==> flow/design.v <==
module Cfu (
    input               cmd_valid,
    output              cmd_ready,
    input      [9:0]    cmd_payload_function_id,
    input      [31:0]   cmd_payload_inputs_0,
    input      [31:0]   cmd_payload_inputs_1,
    output reg          rsp_valid,
    input               rsp_ready,
    output reg [31:0]   rsp_payload_outputs_0,
    input               reset,
    input               clk
);
    wire signed [15:0] prod_0, prod_1, prod_2, prod_3;
    assign prod_0 = ($signed(cmd_payload_inputs_0[7:0])) * $signed(cmd_payload_inputs_1[7:0]);
    assign prod_1 = ($signed(cmd_payload_inputs_0[15:8])) * $signed(cmd_payload_inputs_1[15:8]);
    assign prod_2 = ($signed(cmd_payload_inputs_0[23:16])) * $signed(cmd_payload_inputs_1[23:16]);
    assign prod_3 = ($signed(cmd_payload_inputs_0[31:24])) * $signed(cmd_payload_inputs_1[31:24]);
    wire signed [31:0] sum_prods;
    assign sum_prods = prod_0 + prod_1 + prod_2 + prod_3;
    assign cmd_ready = ~rsp_valid;   
    always @(posedge clk) begin
        if (reset) begin
            rsp_payload_outputs_0 <= 32'b0;
            rsp_valid <= 1'b0;
        end else if (rsp_valid) begin
                rsp_valid <= ~rsp_ready;
            end else if (cmd_valid) begin
                    rsp_valid <= 1'b1;
                    rsp_payload_outputs_0 <= |cmd_payload_function_id[9:3]
                        ? 32'b0
                        : rsp_payload_outputs_0 + sum_prods;
                end
            end
endmodule
export LEC_CHECK = 0
export ABC_AREA = 1
export CAP_MARGIN = 20
export CELL_PAD_IN_SITES_DETAIL_PLACEMENT = 2
export CELL_PAD_IN_SITES_GLOBAL_PLACEMENT = 0
export CORE_ASPECT_RATIO = 0.89
export CORE_MARGIN = 9
export CORE_UTILIZATION = 44
export CTS_CLUSTER_SIZE = 30
export GPL_TIMING_DRIVEN = 0
export MAX_ROUTING_LAYER = met5
export MIN_ROUTING_LAYER = met2
export SETUP_SLACK_MARGIN = -0.59
export SLEW_MARGIN = 10
export TNS_END_PERCENT = 25
create_clock -name core_clock -period 6.99 [get_ports {clk}]
run.sh (not shown) runs the stock make flow with config.mk's settings and CLKGATE_MAP_FILE=.
The baseline failed in 4_1_cts.
==> next run, changes <==
==> flow/config.mk (replaced) <==
export PLATFORM = sky130hd
export DESIGN_NAME = Cfu
export DESIGN_NICKNAME = Cfu
export VERILOG_FILES = /design/flow/design.v
export SDC_FILE = /design/flow/constraint.sdc
export NUM_CORES = 4
export LEC_CHECK = 0
export CAP_MARGIN = 20
export CORE_MARGIN = 2
export CORE_UTILIZATION = 59
export SLEW_MARGIN = 20
==> flow/constraint.sdc (replaced) <==
create_clock -name core_clock -period 9.78 [get_ports {clk}]
set_input_delay 1.9560 -clock core_clock [delete_from_list [all_inputs] [get_ports {clk}]]
set_output_delay 1.9560 -clock core_clock [all_outputs]
set_load 0.01 [all_outputs]
After rerunning: With this change the flow reached the layout checks and failed them: setup timing. Die area shrinks by 40%. Synthesized cell count shrinks by 24%. Area after synthesis shrinks by 7.8%.

* * *

run A:
Starts from the design.v that is shown in full above.
export LEC_CHECK = 0
export CAP_MARGIN = 20
export CORE_MARGIN = 2
export CORE_UTILIZATION = 71
export CTS_CLUSTER_DIAMETER = 25
export CTS_CLUSTER_SIZE = 37
export HOLD_SLACK_MARGIN = -0.08
export PLACE_DENSITY = 0.38
export SETUP_SLACK_MARGIN = 1.19
export SLEW_MARGIN = 20
export TNS_END_PERCENT = 5
create_clock -name core_clock -period 9.86 [get_ports {clk}]
The final report for run A shows a completed flow and a layout that fails verification, specifically setup timing.
Setup changes, run A to run B
- clearing CTS_CLUSTER_DIAMETER, which used to be 25
- clearing PLACE_DENSITY, which used to be 0.38
- clearing HOLD_SLACK_MARGIN, which used to be -0.08
- clearing CTS_CLUSTER_SIZE, which used to be 37
- clearing TNS_END_PERCENT, which used to be 5
- swapping 71 for 40 in CORE_UTILIZATION
- clearing SETUP_SLACK_MARGIN, which used to be 1.19
- swapping 9.86 for 11.6 in the clock period (ns, I/O delays scaled along)
Results
- The flow did not stop early for run B: all stages ran, and the layout cleared the timing, DRC and antenna checks.
- Number of standard cells in the layout, taps in and fillers out: run A vs run B — no meaningful difference
- Re violation count after the first detailed-route iteration: run B is 58% down on run A.
- In the metrics for run B and run A, the one carrying the lower critical path buffer and inverter count is run B.
- [compare] base=run A new=run B: post-route standard cell area excluding fillers has decreased; total met3 wirelength after detailed routing has decreased; cell count in the Yosys report has remained practically unchanged; clock-buffer cell count has remained practically unchanged.
- Looking at final sum of negative setup slack, run B sits 5.16 ns higher than run A does.
- Run B ended up with a lower first-pass GRT wire length than run A did.
The following lists how run C was set up differently from run B:
- changing CORE_UTILIZATION from 40 to 63
- changing the clock period (ns, I/O delays scaled along) from 11.6 to 9.19
Run B completed every stage of the flow, and the final layout passed the timing, DRC and antenna checks. Run C ran in full, but the layout does not pass; the checks complain about setup timing. Final antenna diode count (higher): run C. In the metrics for run B and run C, the one carrying the higher worst endpoint required time is run B. The total length of routed wires number comes out higher for run C vs run B. Run C ends up with lower arrival time of the worst setup path than run B does. Layout overhead on the synthesized area ended up 19 points higher on run C than on run B. Re critical path depth in cells: run C is 3.1% up on run B.
Edits applied to the flow inputs when going from run C to run D:
- TNS_END_PERCENT now 5, previously not set
- PLACE_DENSITY_LB_ADDON now 0.24, previously not set
- CORE_UTILIZATION now 71, was 63
- the clock period (ns, I/O delays scaled along) now 9.92, was 9.19
Across run C and run D, no clean finish was achieved. Taking run C as the reference, in run D final sum of negative setup slack went down by 1.09 ns. Diff run C -> run D: smallest setup slack after layout -0.19 ns. X dimension of the die in run D is 8.6 um lower than in run C. Summary: with run C as the reference, overall die height in run D moved down by a few percent.

* * *

Setup of raven:
RTL: the design.v shown in full above, as it stands there.
export LEC_CHECK = 0
export CAP_MARGIN = 20
export CORE_ASPECT_RATIO = 0.5
export CORE_MARGIN = 2
export CORE_UTILIZATION = 65
export PLACE_DENSITY_LB_ADDON = 0.29
export SLEW_MARGIN = 20
create_clock -name core_clock -period 12.0 [get_ports {clk}]
For juniper, these inputs were changed with respect to raven:
Settings: PLACE_DENSITY_LB_ADDON removed (was 0.29); CORE_ASPECT_RATIO changed from 0.5 to 1.26; CORE_UTILIZATION changed from 65 to 40; TNS_END_PERCENT newly set to 15; SETUP_SLACK_MARGIN newly set to -1.13.
==> comparison <==
- Share of final layout cell area taken by non-clock buffers (lower): raven
- Wire length reported by the detailed router was higher in juniper than in raven.
- Against raven, juniper reports a met1 routing resource usage after global routing that is lower.
- [compare] base=raven new=juniper: number of antenna violations at the first check in global routing went up by 2, minimum setup slack among reg-to-reg paths went up by 100 ps, sequential cell area was more or less identical.
- The final reports for juniper and raven show y dimension of the die higher in the former.
- Compared with raven, juniper shows a higher critical path depth.
Input changes introduced in ember (baseline for comparison: juniper):
Settings: putting CELL_PAD_IN_SITES_DETAIL_PLACEMENT at 2 where nothing was set; swapping -1.13 for -0.59 in SETUP_SLACK_MARGIN; swapping 40 for 44 in CORE_UTILIZATION; putting MAX_ROUTING_LAYER at met5 where nothing was set; clearing CORE_ASPECT_RATIO, which used to be 1.26; putting ABC_AREA at 1 where nothing was set; swapping 15 for 85 in TNS_END_PERCENT.
Findings:
In ember the met1 global-route usage turned out 26 points higher than in juniper.
STATUS run=ember STAGES=ALL_DONE FINAL_CHECKS=FAILED CAUSE=negative setup slack
Compared with juniper, ember shows a lower count of clock buffers in the final design.
Delta (ember minus juniper): top achievable clock speed fell 6.7%; global-route usage +24 points; wire length +41 mm; core occupancy in the finished layout increased by 3.7 points relative to the old numbers.

* * *

Starts from the design.v that is shown in full above.
export LEC_CHECK = 0
export CAP_MARGIN = 20
export CORE_MARGIN = 2
export CORE_UTILIZATION = 72
export CTS_CLUSTER_DIAMETER = 27
export CTS_CLUSTER_SIZE = 80
export HOLD_SLACK_MARGIN = -0.1
export PLACE_DENSITY = 0.38
export SLEW_MARGIN = 20
export TNS_END_PERCENT = 5
create_clock -name core_clock -period 9.86 [get_ports {clk}]
The starting point finished but failed the layout checks on negative setup slack.
Rerun with:
Settings changed: CTS_CLUSTER_DIAMETER 27 to default, CTS_CLUSTER_SIZE 80 to 40, HOLD_SLACK_MARGIN -0.1 to default, PLACE_DENSITY 0.38 to 0.66, TNS_END_PERCENT 5 to default.
Clock period 9.86 ns to 9.19 ns, I/O delays scaled along.
The changed run died in global routing (5_1_grt).
Synthesized cell count is unchanged.
Die size is unchanged.
Area after synthesis is unchanged.

* * *

// Cfu: RTL as listed in full above, without the edits since
Settings: LEC_CHECK=0, CAP_MARGIN=0, CORE_ASPECT_RATIO=0.5, CORE_MARGIN=2, CORE_UTILIZATION=68, CTS_CLUSTER_DIAMETER=292, CTS_CLUSTER_SIZE=99, PLACE_DENSITY_LB_ADDON=0.3, SETUP_SLACK_MARGIN=-0.58, SLEW_MARGIN=20; clock period 12.0 ns.
The starting point produced a clean layout.
Next try:
CAP_MARGIN = 20   (was 0)
CORE_ASPECT_RATIO = not set   (was 0.5)
CORE_UTILIZATION = 25   (was 68)
PLACE_DENSITY = 0.81   (was not set)
PLACE_DENSITY_LB_ADDON = not set   (was 0.3)
Die area is higher to 2.7 times its value.
Clock-buffer cell count fell by 3.
Area after synthesis stays the same.
Wire length goes up by 0.43%.
Hold slack loses 0.0096 ns.
First-iteration DRC count decreases by 25%.
Fmax rose by 1.5%.
Next try:
CORE_UTILIZATION = 38   (was 25)
PLACE_DENSITY = 0.56   (was 0.81)
SETUP_SLACK_MARGIN = not set   (was -0.58)
Outcome: Sequential share of layout area barely changes; cell area came out lower by 1.9%; worst hold slack gains 0.0090 ns; setup slack loses 0.021 ns.
Next try:
CAP_MARGIN = 0   (was 20)
CORE_ASPECT_RATIO = 0.5   (was not set)
CORE_UTILIZATION = 25   (was 38)
PLACE_DENSITY = 0.81   (was 0.56)
SETUP_SLACK_MARGIN = -0.58   (was not set)
What happened: The changed run finished clean. Utilization fell by 14 points. Synthesized area is unchanged. Cell count went up by 15%. Die size is higher by 51%.
Next try:
CAP_MARGIN = 20   (was 0)
CORE_ASPECT_RATIO = not set   (was 0.5)
CORE_UTILIZATION = 42   (was 25)
CTS_CLUSTER_DIAMETER = not set   (was 292)
CTS_CLUSTER_SIZE = not set   (was 99)
MAX_ROUTING_LAYER = met4   (was not set)
PLACE_DENSITY = not set   (was 0.81)
SETUP_SLACK_MARGIN = not set   (was -0.58)
What happened: The new run ran to the end with no violations; worst setup slack gains 0.17 ns; cell area decreases by 2.9%; cell count decreases by 14%; maximum frequency increases by about 1.5%; global-route usage increases by 8.3 points; synthesized area does not change; wire length decreases by 4.9%; worst hold slack loses 0.0072 ns.
Next try:
CORE_UTILIZATION = 25   (was 42)
CTS_CLUSTER_DIAMETER = 292   (was not set)
CTS_CLUSTER_SIZE = 99   (was not set)
MAX_ROUTING_LAYER = not set   (was met4)
PLACE_DENSITY = 0.88   (was not set)
After rerunning: The new run went through all stages and came out clean. Worst setup slack gets worse by 0.0070 ns. Routed wire length went up by 11%. Synthesized area does not change. Cell area went up by 2.3%. Maximum frequency barely changes. Global-route usage went down by 7.4 points. Sequential share of layout area hardly moves. Sequential cell count stays the same. Utilization went down by 19 points.
